==> onyx <==
==> flow/design.v <==
`timescale 1ns / 1ps
module SCALER_CLOCK_v2(
		input clk33_i,
		input rst_i,
		output khz_clk_o
    );
	localparam [15:0] MATCH = 33333;
	reg [15:0] counter;
	reg khz_clk;
	always @(posedge clk33_i) begin
		if (rst_i) begin
			counter <= {16{1'b0}};
			khz_clk <= 1'b0;
		end else begin
			if (khz_clk) counter <= {16{1'b0}};
			else counter <= counter + 1;
			khz_clk <= (counter == MATCH);
		end
	end
	assign khz_clk_o = khz_clk;
endmodule
`timescale 1ns / 1ps
module ANITA3_scaler(
		clk_i,
		rst_i,
		pps_i,
		count_i,
		scaler_o
    );
	parameter WIDTH = 8;
	parameter PRESCALE = 0;
	input clk_i;
	input rst_i;
	input pps_i;
	input count_i;
	output [WIDTH-1:0] scaler_o;
	reg [WIDTH+PRESCALE-1:0] counter;
	wire [WIDTH+PRESCALE:0] counter_plus_one = counter + 1;
	reg [WIDTH-1:0] scaler;
	always @(posedge clk_i) begin
		if (rst_i) begin
			counter <= {WIDTH+PRESCALE{1'b0}};
			scaler <= {WIDTH{1'b0}};
		end else begin
			if (pps_i) counter <= {WIDTH+PRESCALE{1'b0}};
			else if (count_i && !counter_plus_one[WIDTH+PRESCALE]) counter <= counter_plus_one;
			if (pps_i) scaler <= counter[PRESCALE +: WIDTH];
		end
	end
	assign scaler_o = scaler;
endmodule
`timescale 1ns / 1ps
module SCALER_TOPv2(
		input clk33_i,
		input rst_i,
		input [16:0] scal_i,
		input [4:0] scal_addr_i,
		input scal_rd_i,
		output [15:0] scal_dat_o,
		output [15:0] refpulse_cnt_o
    );
	wire update_scalers;
	SCALER_CLOCK_v2 u_clk(.clk33_i(clk33_i),
								 .rst_i(rst_i),
								 .khz_clk_o(update_scalers));
	wire [15:0] scaler_data_out[31:0];
	reg [1:0] ref_pulse_reg;
	reg [15:0] ref_pulse_counter;
	reg [15:0] ref_pulse_count;
	reg [15:0] gated_scaler;
	wire [15:0] ref_pulse_in = {16{scal_i[0]}};
	always @(posedge clk33_i) begin
		if (rst_i) begin
			gated_scaler <= {16{1'b0}};
			ref_pulse_reg <= {2{1'b0}};
			ref_pulse_counter <= {16{1'b0}};
			ref_pulse_count <= {16{1'b0}};
		end else begin
			gated_scaler <= ref_pulse_in & scal_i[16:1];
			ref_pulse_reg <= {ref_pulse_reg[0],scal_i[0]};
			if (update_scalers) ref_pulse_counter <= {16{1'b0}};
			else if (ref_pulse_reg[0] && !ref_pulse_reg[1]) ref_pulse_counter <= ref_pulse_counter + 1;
			if (update_scalers) ref_pulse_count <= ref_pulse_counter;
		end
	end
	generate
		genvar trig, ant;
		for (trig=0;trig<4;trig=trig+1) begin : L1
			ANITA3_scaler #(.WIDTH(16),.PRESCALE(0)) u_l1_scaler(.clk_i(clk33_i),
																				  .rst_i(rst_i),
																				  .pps_i(update_scalers),
																				  .count_i(scal_i[1+trig]),
																				  .scaler_o(scaler_data_out[12+trig]));
			ANITA3_scaler #(.WIDTH(16),.PRESCALE(0)) u_l1_mon_scaler(.clk_i(clk33_i),
																				  .rst_i(rst_i),
																				  .pps_i(update_scalers),
																				  .count_i(gated_scaler[trig]),
																				  .scaler_o(scaler_data_out[28+trig]));
		end
		for (ant=0;ant<12;ant=ant+1) begin : ANT
			ANITA3_scaler #(.WIDTH(16),.PRESCALE(0)) u_ant_scaler(.clk_i(clk33_i),
																					.rst_i(rst_i),
																					.pps_i(update_scalers),
																					.count_i(scal_i[5+ant]),
																					.scaler_o(scaler_data_out[ant]));
			ANITA3_scaler #(.WIDTH(16),.PRESCALE(0)) u_ant_mon_scaler(.clk_i(clk33_i),
																					.rst_i(rst_i),
																					.pps_i(update_scalers),
																					.count_i(gated_scaler[4+ant]),
																					.scaler_o(scaler_data_out[16+ant]));
		end
	endgenerate
	reg scaler_bank;
	reg [31:0] scaler_ram[63:0];
	reg [31:0] scaler_out;
	reg reading;
	reg updating;
	reg was_updating;
	reg maybe_reading_too_slow;
	reg [4:0] scaler_addr_count;
	wire [5:0] scaler_addr_count_plus_one = scaler_addr_count + 1;
	always @(posedge clk33_i) begin
		if (updating && !rst_i)
			scaler_ram[{scaler_bank,scaler_addr_count}] <= {ref_pulse_count,scaler_data_out[scaler_addr_count]};
		scaler_out <= scaler_ram[{!scaler_bank,scal_addr_i}];
	end
	always @(posedge clk33_i) begin	
		if (rst_i) begin
			scaler_bank <= 1'b0;
			reading <= 1'b0;
			updating <= 1'b0;
			was_updating <= 1'b0;
			maybe_reading_too_slow <= 1'b0;
			scaler_addr_count <= {5{1'b0}};
		end else begin
		if (update_scalers) updating <= 1;
		else if (scaler_addr_count_plus_one[5]) updating <= 0;
		if (updating) scaler_addr_count <= scaler_addr_count_plus_one;
		if ((scal_addr_i == {5{1'b0}}) && scal_rd_i)
			reading <= 1;
		else if ((scal_addr_i == {5{1'b1}}) && scal_rd_i) 
			reading <= 0;
		else if (update_scalers && maybe_reading_too_slow)
			reading <= 0;
		if (!reading) maybe_reading_too_slow <= 0;
		else if (update_scalers && reading) maybe_reading_too_slow <= 1;
		was_updating <= updating;
		if (!updating && was_updating && !reading) scaler_bank <= ~scaler_bank;		
		end
	end
	assign scal_dat_o = scaler_out[15:0];
	assign refpulse_cnt_o = scaler_out[31:16];
endmodule
==> flow/run.sh <==
#!/bin/bash
# the make line also repeats each setting of config.mk as NAME=value (left out here)
make -C /OpenROAD-flow-scripts/flow DESIGN_CONFIG=/design/flow/config.mk WORK_HOME=/design/flow/orfs CLKGATE_MAP_FILE= finish
==> flow/config.mk <==
export PLATFORM = sky130hd
export DESIGN_NAME = SCALER_TOPv2
export DESIGN_NICKNAME = SCALER_TOPv2
export VERILOG_FILES = /design/flow/design.v
export SDC_FILE = /design/flow/constraint.sdc
export NUM_CORES = 4
export LEC_CHECK = 0
export ABC_AREA = 1
export CAP_MARGIN = 0
export CELL_PAD_IN_SITES_DETAIL_PLACEMENT = 0
export CELL_PAD_IN_SITES_GLOBAL_PLACEMENT = 0
export CORE_ASPECT_RATIO = 1.52
export CORE_MARGIN = 2
export CORE_UTILIZATION = 68
export CTS_CLUSTER_SIZE = 52
export GPL_TIMING_DRIVEN = 1
export MAX_ROUTING_LAYER = met4
export MIN_ROUTING_LAYER = met1
export SETUP_SLACK_MARGIN = 1.08
export SLEW_MARGIN = 5
export TNS_END_PERCENT = 90
==> flow/constraint.sdc <==
create_clock -name core_clock -period 4.64 [get_ports {clk33_i}]
set_input_delay 0.9280 -clock core_clock [delete_from_list [all_inputs] [get_ports {clk33_i}]]
set_output_delay 0.9280 -clock core_clock [all_outputs]
set_load 0.01 [all_outputs]
==> inputs of tundra, as changes to onyx <==
- CELL_PAD_IN_SITES_DETAIL_PLACEMENT: 0 -> default
- CELL_PAD_IN_SITES_GLOBAL_PLACEMENT: 0 -> default
- CORE_ASPECT_RATIO: 1.52 -> default
- CORE_UTILIZATION: 68 -> 40
- CTS_CLUSTER_SIZE: 52 -> default
- GPL_ROUTABILITY_DRIVEN: default -> 0
- GPL_TIMING_DRIVEN: 1 -> default
- HOLD_SLACK_MARGIN: default -> -0.02
- MIN_ROUTING_LAYER: met1 -> default
- PLACE_DENSITY_LB_ADDON: default -> 0.16
- SETUP_SLACK_MARGIN: 1.08 -> default
- SLEW_MARGIN: 5 -> 20
- TNS_END_PERCENT: 90 -> default
==> flow/constraint.sdc (replaced) <==
create_clock -name core_clock -period 10.0 [get_ports {clk33_i}]
set_input_delay 2.0000 -clock core_clock [delete_from_list [all_inputs] [get_ports {clk33_i}]]
set_output_delay 2.0000 -clock core_clock [all_outputs]
set_load 0.01 [all_outputs]
==> notes <==
onyx finished with timing, DRC and antenna clean. tundra produced a clean layout. Against tundra, the worst setup slack of onyx is worse by 4300 ps. Worst hold slack: onyx is higher than tundra (28 ps). Of tundra and onyx, tundra has the higher wire length (gap about 1.7%, measured against onyx). Of onyx and tundra, tundra has the higher die size (gap about 40%, measured against tundra). In onyx the critical path depth is higher than in tundra, by 3. In tundra the non-clock buffer count is lower than in onyx, by 86. Of tundra and onyx, onyx has the higher power (gap 50%, measured against onyx). Sequential power: tundra is smaller than onyx (54%). In area after synthesis, tundra and onyx do not differ. Synthesized cell count is the same in tundra and onyx. Between onyx and tundra, the lower design area is in onyx (gap 2.0%, measured against tundra).
==> figures <==
|  | tundra | onyx |
|---|---|---|
| Tool warnings | 85 | 74 |
| RR Endpoint | scaler_ram[38][5]$_DFFE_PP_ | scaler_ram[42][7]$_DFFE_PP_ |
| Combinational fraction of the cell area | 28.2% | 28.9% |
| Least setup slack across all paths after layout | 5310 ps | 1060 ps |
| Start point of the worst min-delay path | ref_pulse_reg[0]$_SDFF_PP0_ | ANT[9].u_ant_scaler.scaler[7]$_SDFFE_PP0P_ |
| GR Util met2 | 36.9% | 66.0% |
| Unrepaired setup endpoints after global routing | no | yes |
| Standard-cell row count | 211 | 200 |
| Final Skew | 75.7 ps | 53.5 ps |
| Wire length of the first global-routing pass | 605000 µm | 590000 µm |
| Worst hold path endpoint | ref_pulse_reg[1]$_SDFF_PP0_ | ANT[9].u_ant_scaler.scaler[7]$_SDFFE_PP0P_ |
| Count of placed standard cells in the final layout, fillers left out | 18460 | 16584 |
| Power attributed to the clock group | 0.0130 W | 0.0239 W |
| Clk pwr share | 46.6% | 42.6% |
| Detailed-routing wirelength on met1 | 190000 µm | 132000 µm |
| Non-CTS buffers | 235 | 321 |
| Place WS | 4410 ps | 644 ps |
| Combinational share of power | 3.7% | 4.1% |
| Start point of the critical path | rst_i | scaler_addr_count[4]$_SDFFE_PP0P_ |
| Tally of filler cells in the layout | 31563 | 13158 |
| Run status | complete, no violations | complete, no violations |
| Pin count of the biggest net entering global routing | 182 | 176 |
| Detail Placement HPWL | 229000 µm | 246000 µm |
No activity file was given, so power comes from the tool's default toggle rates.
